run A:
==> flow/design.v <==
module cl_builder
#(
    parameter DATA_WIDTH = 32,
    parameter DATA_PER_CL = 16,
    parameter CL_WIDTH = 512,
    parameter EVICTION_POLICY = "ALL_ZEROS"  
)
(
    input logic clk,
    input logic reset,
    input logic evict,
    input logic data_wr,
    input logic [DATA_WIDTH - 1 : 0 ] data_in,
    output logic out_cl_valid,
    output logic [CL_WIDTH - 1 : 0 ] out_cl
);
    logic                       build_data_valid    [DATA_PER_CL];
    logic [DATA_WIDTH - 1 : 0 ] build_cl            [DATA_PER_CL];
    logic [DATA_PER_CL - 1 : 0][DATA_WIDTH - 1 : 0 ] out_cl_elements;
    logic build_cl_full;
    assign build_cl_full = build_data_valid[DATA_PER_CL-1];
    assign out_cl = out_cl_elements;
    always_ff @(posedge clk) begin
        out_cl_valid <= build_cl_full || evict;
        if (data_wr) begin
            build_cl[0]         <= data_in;
            build_data_valid[0] <= 1;
        end
        else if (build_cl_full || evict || reset) begin
            build_data_valid[0] <= 0;
        end
        for (int i = 1; i < DATA_PER_CL; i++) begin
            if (build_cl_full || evict || reset) begin
                build_data_valid[i] <= 0;
            end
            else if (data_wr) begin
                build_data_valid[i] <= build_data_valid[i-1];
            end
            if (data_wr) begin
                build_cl[i] <= build_cl[i-1];
            end
        end
        for (int i = 0; i < DATA_PER_CL; i++) begin
            if (build_data_valid[i]) begin
                out_cl_elements[i] <= build_cl[i];
            end
            else begin
                if (EVICTION_POLICY == "ALL_ZEROS") begin
                    out_cl_elements[i] <= '0;
                end
                else if (EVICTION_POLICY == "ALL_ONES") begin
                    out_cl_elements[i] <= '1;
                end
            end
        end
    end
endmodule
module cl_fifo
#(
    parameter DATA_WIDTH = 512,
    parameter DEPTH = 8,
    parameter COUNT_WIDTH = 3,
    parameter ALM_FULL_DIFF = 4
)
(
    input  logic                      clock,
    input  logic                      sclr,
    input  logic                      wrreq,
    input  logic                      rdreq,
    input  logic [DATA_WIDTH - 1 : 0] data,
    output logic                      empty,
    output logic                      full,
    output logic                      almost_full,
    output logic [DATA_WIDTH - 1 : 0] q
);
    localparam ALM_FULL_VALUE = DEPTH - ALM_FULL_DIFF;
    logic [DATA_WIDTH - 1 : 0] mem [DEPTH];
    logic [COUNT_WIDTH - 1 : 0] wr_ptr;
    logic [COUNT_WIDTH - 1 : 0] rd_ptr;
    logic [COUNT_WIDTH : 0]     count;
    logic do_wr;
    logic do_rd;
    assign empty       = (count == 0);
    assign full        = (count == DEPTH);
    assign almost_full = (count >= ALM_FULL_VALUE);
    assign q           = mem[rd_ptr];
    assign do_wr = wrreq && !full;
    assign do_rd = rdreq && !empty;
    always_ff @(posedge clock) begin
        if (do_wr) begin
            mem[wr_ptr] <= data;
        end
    end
    always_ff @(posedge clock) begin
        if (sclr) begin
            wr_ptr <= '0;
            rd_ptr <= '0;
            count  <= '0;
        end
        else begin
            if (do_wr) begin
                wr_ptr <= (wr_ptr == DEPTH - 1) ? '0 : wr_ptr + 1'b1;
            end
            if (do_rd) begin
                rd_ptr <= (rd_ptr == DEPTH - 1) ? '0 : rd_ptr + 1'b1;
            end
            count <= count + do_wr - do_rd;
        end
    end
endmodule
module buffered_cl_builder
#(
    parameter DATA_WIDTH = 32,
    parameter DATA_PER_CL = 16,
    parameter CL_WIDTH = 512,
    parameter EVICTION_POLICY = "ALL_ZEROS",  
    parameter BUFFER_DEPTH = 8,  
    parameter ALM_FULL_DIFF = 4  
)
(
    input logic clk,
    input logic reset,
    input logic evict,
    input logic data_wr,
    input logic [DATA_WIDTH - 1 : 0 ] data_in,
    input logic cl_rd,
    output logic alm_full,
    output logic out_cl_valid,
    output logic [CL_WIDTH - 1 : 0 ] out_cl
);
    logic clb_out_cl_valid;
    logic [CL_WIDTH - 1 : 0 ] clb_out_cl;
    logic                      fifo_wr_en;
    logic [CL_WIDTH - 1 : 0 ]  fifo_data_in;
    logic                      fifo_empty;
    logic                      fifo_full;
    logic                      fifo_alm_full;
    logic [CL_WIDTH - 1 : 0 ]  fifo_data_out;
    assign out_cl_valid = ~fifo_empty;
    assign out_cl       = fifo_data_out;
    assign alm_full     = fifo_alm_full;
    always_ff @(posedge clk) begin
        fifo_wr_en   <= clb_out_cl_valid;
        fifo_data_in <= clb_out_cl;
    end
    cl_builder #(
        .DATA_WIDTH(DATA_WIDTH),
        .DATA_PER_CL(DATA_PER_CL),
        .CL_WIDTH(CL_WIDTH),
        .EVICTION_POLICY(EVICTION_POLICY)
    ) cl_builder_internal_mod (
        .clk(clk),
        .reset(reset),
        .evict(evict),
        .data_wr(data_wr),
        .data_in(data_in),
        .out_cl_valid(clb_out_cl_valid),
        .out_cl(clb_out_cl)
    );
    cl_fifo #(
        .DATA_WIDTH(CL_WIDTH),
        .DEPTH(BUFFER_DEPTH),
        .COUNT_WIDTH($clog2(BUFFER_DEPTH)),
        .ALM_FULL_DIFF(ALM_FULL_DIFF)
    ) buffer_fifo_mod (
        .clock(clk),
        .sclr(reset),
        .wrreq(fifo_wr_en),
        .rdreq(cl_rd),
        .data(fifo_data_in),
        .empty(fifo_empty),
        .full(fifo_full),
        .almost_full(fifo_alm_full),
        .q(fifo_data_out)
    );
endmodule
==> flow/config.mk <==
export PLATFORM = sky130hd
export DESIGN_NAME = buffered_cl_builder
export DESIGN_NICKNAME = buffered_cl_builder
export VERILOG_FILES = /design/flow/design.v
export SDC_FILE = /design/flow/constraint.sdc
export NUM_CORES = 4
export LEC_CHECK = 0
export CAP_MARGIN = 20
export CELL_PAD_IN_SITES_DETAIL_PLACEMENT = 2
export CELL_PAD_IN_SITES_GLOBAL_PLACEMENT = 3
export CORE_MARGIN = 9
export CORE_UTILIZATION = 51
export CTS_CLUSTER_DIAMETER = 121
export CTS_CLUSTER_SIZE = 21
export GPL_ROUTABILITY_DRIVEN = 1
export GPL_TIMING_DRIVEN = 0
export MIN_ROUTING_LAYER = met2
export PLACE_DENSITY_LB_ADDON = 0.11
export SLEW_MARGIN = 20
export SYNTH_MEMORY_MAX_BITS = 8192
==> flow/constraint.sdc <==
create_clock -name core_clock -period 6.0 [get_ports {clk}]
set_input_delay 1.2000 -clock core_clock [delete_from_list [all_inputs] [get_ports {clk}]]
set_output_delay 1.2000 -clock core_clock [all_outputs]
set_load 0.01 [all_outputs]
run.sh (not shown) runs the stock make flow with config.mk's settings and CLKGATE_MAP_FILE=.
## Diff of input files: run B against run A
- MIN_ROUTING_LAYER no longer set, was met2
- SETUP_SLACK_MARGIN now 1.01, previously not set
- CTS_CLUSTER_SIZE now 14, was 21
- PLACE_DENSITY_LB_ADDON no longer set, was 0.11
- CELL_PAD_IN_SITES_DETAIL_PLACEMENT no longer set, was 2
- CAP_MARGIN now 10, was 20
- CORE_UTILIZATION now 72, was 51
- GPL_TIMING_DRIVEN no longer set, was 0
- CORE_MARGIN now 2, was 9
- CTS_CLUSTER_DIAMETER no longer set, was 121
- GPL_ROUTABILITY_DRIVEN no longer set, was 1
- CELL_PAD_IN_SITES_GLOBAL_PLACEMENT no longer set, was 3
- the clock period (ns, I/O delays scaled along) now 3.59, was 6.0
Results
The flow completed for run B, but it is not clean: the layout still shows negative setup slack.
Run B ended up with sky130_fd_sc_hd__mux4_2 as its slowest stage cell on the critical path; run A ended up with sky130_fd_sc_hd__clkdlybuf4s50_1.
The total power draw number comes out lower for run A vs run B.
Wire length of the first global-routing pass (run B / run A): 0.80
From run A to run B the numbers moved as follows: final worst slack shows a reduction of 0.65 ns; longest individual stage delay on the worst path shows a reduction of 0.26 ns; global-route usage over all layers shows a reduction of 8.2 points; internal portion of total power shows an increase of 58000 µW.
diff inputs: run B => run C
- CORE_UTILIZATION: 72 -> 67
- SETUP_SLACK_MARGIN: 1.01 -> unset
- CTS_CLUSTER_SIZE: 14 -> 92
- CAP_MARGIN: 10 -> 20
- the clock period (ns, I/O delays scaled along): 3.59 -> 4.14
==> comparison <==
Run C: all stages complete, timing, DRC and antenna checks passed. Number of routed nets with antenna violations: run C vs run B, no meaningful difference. Min chip area across run B and run C: run B. Combined area of the multi-input logic cells: run C lower than run B. Compared with run B, in run C area fraction in full adders, half adders and majority gates was more or less identical, last weighted congestion value of the routability-driven placer went down by 2.9%, combinational share of cell area was more or less identical. Taking run B as the reference, in run C width of the die higher; all-layer global routing usage down 3.4 points; utilization after layout lost 5.6 points.


== v27 ==
RTL: the design.v shown in full above, as it stands there.
clock: 6.86 ns
lec_check: 0
cap_margin: 20
cell_pad_in_sites_detail_placement: 2
cell_pad_in_sites_global_placement: 0
core_margin: 8
core_utilization: 16
max_routing_layer: met5
min_routing_layer: met2
place_density_lb_addon: 0.2
setup_slack_margin: 1.01
slew_margin: 20
synth_memory_max_bits: 8192
tns_end_percent: 65
v27 completed every stage of the flow, and the final layout passed the timing, DRC and antenna checks.
Edits applied to the flow inputs when going from v27 to v57:
Settings: changing CORE_MARGIN from 8 to 6; changing CELL_PAD_IN_SITES_GLOBAL_PLACEMENT from 0 to 2; removing CELL_PAD_IN_SITES_DETAIL_PLACEMENT (formerly 2); changing CAP_MARGIN from 20 to 30; removing MAX_ROUTING_LAYER (formerly met5); setting HOLD_SLACK_MARGIN to 0.01 for the first time; removing TNS_END_PERCENT (formerly 65); removing SETUP_SLACK_MARGIN (formerly 1.01); changing CORE_UTILIZATION from 16 to 50; removing PLACE_DENSITY_LB_ADDON (formerly 0.2); removing MIN_ROUTING_LAYER (formerly met2); changing the clock period (ns, I/O delays scaled along) from 6.86 to 6.0.
Notes after the runs:
Changes observed in v57 relative to v27: clock transition at the register clock pins on the worst setup and hold paths after CTS about even, number of buffers other than clock buffers in the final layout fell 11%, total power rose about 6%, wire length of the first global-routing pass fell 210 mm, routed wire length fell about 30%. Comparing v57 and v27, the lower power in combinational cells is on v27. Maximum net fanout on the critical path (v57 vs. v27) decreases by a few percent. v57 ends up with higher share of the clock period used by the worst path after layout than v27 does. Between v57 and v27, the global-route usage is higher for v57. Relative contribution of the clock network to total power is higher on v27. Post-synthesis async set-or-reset flop share came out exactly the same in v57 and v27.
Input changes introduced in v36 (baseline for comparison: v57):
Settings: swapping 6 for 2 in CORE_MARGIN; swapping 50 for 15 in CORE_UTILIZATION; swapping 30 for 20 in CAP_MARGIN; clearing CELL_PAD_IN_SITES_GLOBAL_PLACEMENT, which used to be 2; clearing HOLD_SLACK_MARGIN, which used to be 0.01; swapping 6.0 for 5.38 in the clock period (ns, I/O delays scaled along).
## What came out
- In the tables for v57 and v36, die area reads lower with v57.
- In the tables for v57 and v36, data arrival time of the worst path reads higher with v57.
- Re count of buffer and inverter cells on the critical path: v57 and v36 aren't equal, and the lower value belongs to v36.
- Area added between synthesis and finish was lower in v57 than in v36.
- Higher estimated wirelength of the detail-placed design among v57 and v36: v36
- Final critical-path share of the clock period delta for v36 relative to v57: 7.2 points higher
- Power was lower in the run labelled v57.
- For number of nets in the synthesized netlist, v57 and v36 come out practically identical.
- Sequential share of layout area for v36 is lower than for v57.


== v14 ==
// buffered_cl_builder: RTL as listed in full above, without the edits since
clock: 4.02 ns
lec_check: 0
cap_margin: 20
core_margin: 2
core_utilization: 72
cts_cluster_size: 21
place_density_lb_addon: 0.25
slew_margin: 20
synth_memory_max_bits: 8192
v14 finished all stages; layout check result: FAIL, due to setup timing.
Edits applied to the flow inputs when going from v14 to v21:
diff --git a/flow/config.mk b/flow/config.mk
--- a/flow/config.mk
+++ b/flow/config.mk
@@ -10 +10,2 @@
-export CORE_UTILIZATION = 72
+export CORE_UTILIZATION = 68
+export CTS_CLUSTER_DIAMETER = 357
@@ -12 +12,0 @@
-export PLACE_DENSITY_LB_ADDON = 0.25
==> flow/constraint.sdc <==
create_clock -name core_clock -period 3.92 [get_ports {clk}]
set_input_delay 0.7840 -clock core_clock [delete_from_list [all_inputs] [get_ports {clk}]]
set_output_delay 0.7840 -clock core_clock [all_outputs]
set_load 0.01 [all_outputs]
Findings:
The runs compared here, v21 and v14, all ended either early or with open violations. The final report for v14 shows a completed flow and a layout that fails verification, specifically setup timing. | v21 | all stages done | FAIL | setup timing |. v14 -> v21: arithmetic-cell share of the synthesized area counting full adders, half adders and majority gates delta 0, exact match. Compared to v14, v21 has transition time at the pin with the least slew margin 0.24 ns lower. v14 has a lower critical path depth than v21. Delta(tally of clock buffers in the finished layout, v21 - v14) < 0. v21: number of antenna violations at the first check in global routing is about 50% lower than what v14 reported. Of v21 and v14, v14 shows the lower sequential share of cell area, with v21 above it. v21 vs v14 — combinational power climbed by a few percent. Taking v14 as the reference, in v21 clock-cell share of area fell by 3.6 points, register-to-register slack rose by 0.03 ns, hold slack rose by 0.0074 ns. The post-layout net count was comparable across v21 and v14. Run comparison: v14 endpoint of the worst setup timing path out_cl[464]; v21 endpoint of the worst setup timing path out_cl[82].


RTL: the design.v shown in full above, as it stands there.
clock: 3.39 ns
lec_check: 0
abc_area: 1
cap_margin: 10
core_margin: 2
core_utilization: 72
cts_cluster_size: 72
setup_slack_margin: 1.01
slew_margin: 20
synth_memory_max_bits: 8192
The first run completed and failed the layout checks on setup timing.
Then changed:
Settings changed: ABC_AREA 1 to unset, CAP_MARGIN 10 to 20, CTS_CLUSTER_SIZE 72 to 68.
Clock period 3.39 ns to 3.49 ns, I/O delays scaled along.
Outcome: The new run finished with setup timing left. Setup slack is worse by 0.25 ns. Wire length went down by 18%. Die area decreases by 11%. Via count goes down by 37%. Hold slack improves by 0.075 ns. Combinational power is lower by 47%. Synthesized cell count decreases by 60%.
Then changed:
Settings changed: CORE_UTILIZATION 72 to 50, CTS_CLUSTER_SIZE 68 to unset, SETUP_SLACK_MARGIN 1.01 to unset.
Clock period 3.49 ns to 5.38 ns, I/O delays scaled along.
Outcome: The new run completed without violations. Routed wire length decreases by 11%. Design area went down by 3.1%. Sequential power shrinks by 35%. Power fell by 37%. Flip-flop count stays the same. Core utilization shrinks by 29 points. Die area rises by 44%. Synthesized area does not change.


// buffered_cl_builder: RTL as listed in full above, without the edits since
Settings: LEC_CHECK=0, CAP_MARGIN=20, CELL_PAD_IN_SITES_GLOBAL_PLACEMENT=2, CORE_MARGIN=10, CORE_UTILIZATION=51, CTS_CLUSTER_DIAMETER=121, CTS_CLUSTER_SIZE=21, GPL_ROUTABILITY_DRIVEN=0, HOLD_SLACK_MARGIN=0.01, PLACE_DENSITY_LB_ADDON=0.11, SLEW_MARGIN=20, SYNTH_MEMORY_MAX_BITS=8192; clock period 6.0 ns.
Next try:
ABC_AREA = 1   (was unset)
CELL_PAD_IN_SITES_GLOBAL_PLACEMENT = unset   (was 2)
CORE_MARGIN = 2   (was 10)
CORE_UTILIZATION = 72   (was 51)
CTS_CLUSTER_DIAMETER = unset   (was 121)
CTS_CLUSTER_SIZE = 68   (was 21)
GPL_ROUTABILITY_DRIVEN = unset   (was 0)
HOLD_SLACK_MARGIN = unset   (was 0.01)
PLACE_DENSITY_LB_ADDON = unset   (was 0.11)
SETUP_SLACK_MARGIN = -0.17   (was unset)
clock period = 3.23 ns   (was 6.0 ns; I/O delays follow)
Effect: The new run produced a layout that fails on negative setup slack; die area falls by 24%; final area rises by 18%; synthesized cell count rises to 2.5 times its value; via count rises by 78%; power rises to 2.6 times its value; non-clock buffer count rises by 374; global-route usage rises by 16 points; sequential power rises by 89%.


Starts from the design.v that is shown in full above.
clock: 2.99 ns
lec_check: 0
abc_area: 1
cap_margin: 20
core_margin: 2
core_utilization: 72
cts_cluster_diameter: 399
cts_cluster_size: 14
hold_slack_margin: -0.09
place_density_lb_addon: 0.02
setup_slack_margin: -0.21
slew_margin: 20
synth_memory_max_bits: 8192
The baseline finished with negative setup slack left.
Then changed:
- ABC_AREA: 1 -> unset
- CELL_PAD_IN_SITES_DETAIL_PLACEMENT: unset -> 0
- CELL_PAD_IN_SITES_GLOBAL_PLACEMENT: unset -> 0
- CTS_CLUSTER_DIAMETER: 399 -> unset
- CTS_CLUSTER_SIZE: 14 -> unset
- HOLD_SLACK_MARGIN: -0.09 -> unset
- MAX_ROUTING_LAYER: unset -> met5
- MIN_ROUTING_LAYER: unset -> met1
- PLACE_DENSITY_LB_ADDON: 0.02 -> unset
- SETUP_SLACK_MARGIN: -0.21 -> 1.01
- TNS_END_PERCENT: unset -> 65
- clock period: 2.99 -> 3.47 ns (I/O delays scaled with it)
What happened:
- The changed run ran to the end with violations: negative setup slack
- total power is lower by about a fifth
- worst hold slack improved by 7.0 ps
- clock skew hardly moves
- critical path depth came out lower by 1
- area after synthesis shrinks by roughly a tenth
- wire length decreases by about a fifth
- clock-buffer cell count came out higher by 15
- design area goes down by a little under a tenth
- via count fell by well over a third
Then changed:
- ABC_AREA: unset -> 1
- HOLD_SLACK_MARGIN: unset -> 0.29
- clock period: 3.47 -> 3.99 ns (I/O delays scaled with it)
=> This time the run ran to the end with no violations; worst setup slack is better by 560 ps; count of clock-buffer cells in the layout went down by 18; routed wire length grows by 33%; hold slack improved by 200 ps.
Then changed:
- CAP_MARGIN: 20 -> 10
- CELL_PAD_IN_SITES_DETAIL_PLACEMENT: 0 -> unset
- CELL_PAD_IN_SITES_GLOBAL_PLACEMENT: 0 -> unset
- CTS_CLUSTER_SIZE: unset -> 72
- MAX_ROUTING_LAYER: met5 -> unset
- MIN_ROUTING_LAYER: met1 -> unset
- TNS_END_PERCENT: 65 -> 5
- clock period: 3.99 -> 3.39 ns (I/O delays scaled with it)
Outcome:
- Now the flow ran to the end with violations: negative setup slack
- worst setup slack gets worse by 340 ps
- routed wire length went down by a few percent
- core utilization went down by 0.13 points
- synthesized cell count stays the same
- synthesized area does not change
- first-iteration DRC count went up slightly
- cell area hardly moves
- sequential power went up by about a fifth
- power went up by about a fifth
- clock-buffer cell count went up by 3
- via count went down slightly
Power and IR drop assume default switching activity.
